==> flow/design.v <==
`timescale 1ns / 1ps
module gain_core #(
    parameter integer DWIDTH = 16,  
    parameter integer GWIDTH = 16,  
    parameter integer FBITS  = 12   
)(
    input  wire                     clk,
    input  wire                     rst_n,      
    input  wire                     ce,         
    input  wire                     en,         
    input  wire signed [DWIDTH-1:0] data_i,     
    input  wire signed [GWIDTH-1:0] data_gain,  
    output reg  signed [DWIDTH-1:0] data_o      
);
    wire signed [DWIDTH+GWIDTH-1:0] mult_raw;
    wire signed [DWIDTH+GWIDTH-1:0] mult_rounded;
    wire signed [DWIDTH+GWIDTH-1-FBITS:0] mult_scaled;
    localparam signed [DWIDTH-1:0] MAX_VAL = {1'b0, {(DWIDTH-1){1'b1}}};  
    localparam signed [DWIDTH-1:0] MIN_VAL = {1'b1, {(DWIDTH-1){1'b0}}};  
    assign mult_raw = data_i * data_gain;
    assign mult_rounded = mult_raw + (1 << (FBITS-1));
    assign mult_scaled = mult_rounded >>> FBITS;
    always @(posedge clk) begin
        if (!rst_n) begin
            data_o <= 0;
        end else if (ce) begin
            if (!en) begin
                data_o <= data_i;
            end else begin
                if (mult_scaled > MAX_VAL) begin
                    data_o <= MAX_VAL;
                end else if (mult_scaled < MIN_VAL) begin
                    data_o <= MIN_VAL;
                end else begin
                    data_o <= mult_scaled[DWIDTH-1:0];
                end
            end
        end
    end
endmodule
`timescale 1ns / 1ps
module axis_gain_wrapper #(
    parameter integer C_S_AXI_DATA_WIDTH = 32,
    parameter integer C_S_AXI_ADDR_WIDTH = 4,
    parameter integer AUDIO_WIDTH        = 16,
    parameter integer GAIN_FBITS         = 12
)(
    input  wire aclk,
    input  wire aresetn,
    input  wire [31:0] s_axis_tdata,
    input  wire        s_axis_tlast,
    input  wire        s_axis_tvalid,
    output wire        s_axis_tready,
    output wire [31:0] m_axis_tdata,
    output wire        m_axis_tlast,
    output wire        m_axis_tvalid,
    input  wire        m_axis_tready,
    input  wire [C_S_AXI_ADDR_WIDTH-1:0] s_axi_awaddr,
    input  wire                          s_axi_awvalid,
    output reg                           s_axi_awready,
    input  wire [C_S_AXI_DATA_WIDTH-1:0] s_axi_wdata,
    input  wire [3:0]                    s_axi_wstrb,
    input  wire                          s_axi_wvalid,
    output reg                           s_axi_wready,
    output reg  [1:0]                    s_axi_bresp,
    output reg                           s_axi_bvalid,
    input  wire                          s_axi_bready,
    input  wire [C_S_AXI_ADDR_WIDTH-1:0] s_axi_araddr,
    input  wire                          s_axi_arvalid,
    output reg                           s_axi_arready,
    output reg  [C_S_AXI_DATA_WIDTH-1:0] s_axi_rdata,
    output reg  [1:0]                    s_axi_rresp,
    output reg                           s_axi_rvalid,
    input  wire                          s_axi_rready
);
    reg [31:0] reg_control;
    reg [31:0] reg_gain_l;
    reg [31:0] reg_gain_r;
    wire [1:0] addr_w = s_axi_awaddr[3:2];
    wire [1:0] addr_r = s_axi_araddr[3:2];
    always @(posedge aclk) begin
        if (!aresetn) begin
            s_axi_awready <= 1'b0;
            s_axi_wready  <= 1'b0;
            s_axi_bvalid  <= 1'b0;
            s_axi_bresp   <= 2'b00;
            reg_control <= 32'b0;
            reg_gain_l  <= 32'h0000_1000;  
            reg_gain_r  <= 32'h0000_1000;
        end else begin
            if (!s_axi_awready && s_axi_awvalid && s_axi_wvalid) begin
                s_axi_awready <= 1'b1;
                s_axi_wready  <= 1'b1;
                case (addr_w)
                    2'h0: reg_control <= s_axi_wdata;
                    2'h1: reg_gain_l  <= s_axi_wdata;
                    2'h2: reg_gain_r  <= s_axi_wdata;
                    default: ;
                endcase
            end else begin
                s_axi_awready <= 1'b0;
                s_axi_wready  <= 1'b0;
            end
            if (s_axi_awready && !s_axi_bvalid) begin
                s_axi_bvalid <= 1'b1;
                s_axi_bresp  <= 2'b00;
            end else if (s_axi_bready) begin
                s_axi_bvalid <= 1'b0;
            end
        end
    end
    always @(posedge aclk) begin
        if (!aresetn) begin
            s_axi_arready <= 1'b0;
            s_axi_rvalid  <= 1'b0;
            s_axi_rdata   <= 32'b0;
            s_axi_rresp   <= 2'b00;
        end else begin
            if (!s_axi_arready && s_axi_arvalid) begin
                s_axi_arready <= 1'b1;
                s_axi_rvalid  <= 1'b1;
                case (addr_r)
                    2'h0: s_axi_rdata <= reg_control;
                    2'h1: s_axi_rdata <= reg_gain_l;
                    2'h2: s_axi_rdata <= reg_gain_r;
                    default: s_axi_rdata <= 32'b0;
                endcase
            end else begin
                s_axi_arready <= 1'b0;
                if (s_axi_rvalid && s_axi_rready)
                    s_axi_rvalid <= 1'b0;
            end
        end
    end
    reg valid_d;
    reg last_d;
    wire stream_ready = m_axis_tready || !valid_d;
    assign s_axis_tready = stream_ready;
    assign m_axis_tvalid = valid_d;
    assign m_axis_tlast  = last_d;
    wire core_ce     = stream_ready;
    wire gain_enable = reg_control[0];
    gain_core #(
        .DWIDTH(AUDIO_WIDTH),
        .GWIDTH(16),
        .FBITS (GAIN_FBITS)
    ) u_gain_l (
        .clk       (aclk),
        .rst_n     (aresetn),
        .ce        (core_ce),
        .en        (gain_enable),
        .data_i    (s_axis_tdata[15:0]),
        .data_gain (reg_gain_l[15:0]),
        .data_o    (m_axis_tdata[15:0])
    );
    gain_core #(
        .DWIDTH(AUDIO_WIDTH),
        .GWIDTH(16),
        .FBITS (GAIN_FBITS)
    ) u_gain_r (
        .clk       (aclk),
        .rst_n     (aresetn),
        .ce        (core_ce),
        .en        (gain_enable),
        .data_i    (s_axis_tdata[31:16]),
        .data_gain (reg_gain_r[15:0]),
        .data_o    (m_axis_tdata[31:16])
    );
    always @(posedge aclk) begin
        if (!aresetn) begin
            valid_d <= 1'b0;
            last_d  <= 1'b0;
        end else if (stream_ready) begin
            valid_d <= s_axis_tvalid;
            last_d  <= s_axis_tlast;
        end
    end
endmodule
Settings: LEC_CHECK=0, CAP_MARGIN=30, CELL_PAD_IN_SITES_GLOBAL_PLACEMENT=1, CORE_ASPECT_RATIO=0.5, CORE_MARGIN=2, CORE_UTILIZATION=58, CTS_CLUSTER_DIAMETER=167, CTS_CLUSTER_SIZE=66, MAX_ROUTING_LAYER=met4, PLACE_DENSITY=0.37, SETUP_SLACK_MARGIN=-0.73, SLEW_MARGIN=20, TNS_END_PERCENT=60; clock period 12.2 ns.
run.sh (not shown) runs the stock make flow with config.mk's settings and CLKGATE_MAP_FILE=.
Next try:
- CAP_MARGIN: 30 -> 20
- CELL_PAD_IN_SITES_GLOBAL_PLACEMENT: 1 -> unset
- CORE_ASPECT_RATIO: 0.5 -> unset
- CORE_UTILIZATION: 58 -> 52
- CTS_CLUSTER_DIAMETER: 167 -> unset
- CTS_CLUSTER_SIZE: 66 -> 97
- MAX_ROUTING_LAYER: met4 -> unset
- PLACE_DENSITY: 0.37 -> unset
- SETUP_SLACK_MARGIN: -0.73 -> unset
- TNS_END_PERCENT: 60 -> unset
- clock period: 12.2 -> 9.4 ns (I/O delays scaled with it)
Outcome: The changed run ran to the end with no violations; utilization went down by 6.3 points; sequential share of layout area went down by 0.26 points; sequential cell count stays the same; clock skew went up by 3.6 ps; clock-buffer cell count is unchanged; power went up by 33%; worst hold slack is worse by 3.4 ps; final area went up by 2.3%; cell count went up by 4.1%; wire length went up by 4.9%; global-route usage went down by 3.2 points.
Next try:
- CORE_UTILIZATION: 52 -> 66
- CTS_CLUSTER_DIAMETER: unset -> 218
- CTS_CLUSTER_SIZE: 97 -> 31
- clock period: 9.4 -> 6.67 ns (I/O delays scaled with it)
The changed run completed, yet does not pass: negative setup slack.
Setup slack gets worse by 1300 ps.
Synthesized area stays the same.
Total power went up by 73%.
Clock power went up by 44%.
Final cell count went up by 5.1%.
Next try:
- CORE_UTILIZATION: 66 -> 57
- CTS_CLUSTER_DIAMETER: 218 -> unset
- CTS_CLUSTER_SIZE: 31 -> unset
- clock period: 6.67 -> 4.34 ns (I/O delays scaled with it)
Effect: The new run completed and failed the layout checks on negative setup slack; die size rose by 15%; synthesized area does not change; total power rose by 51%; sequential share of layout area hardly moves.
Power figures rest on the tool's default switching activity, not on a simulated workload.
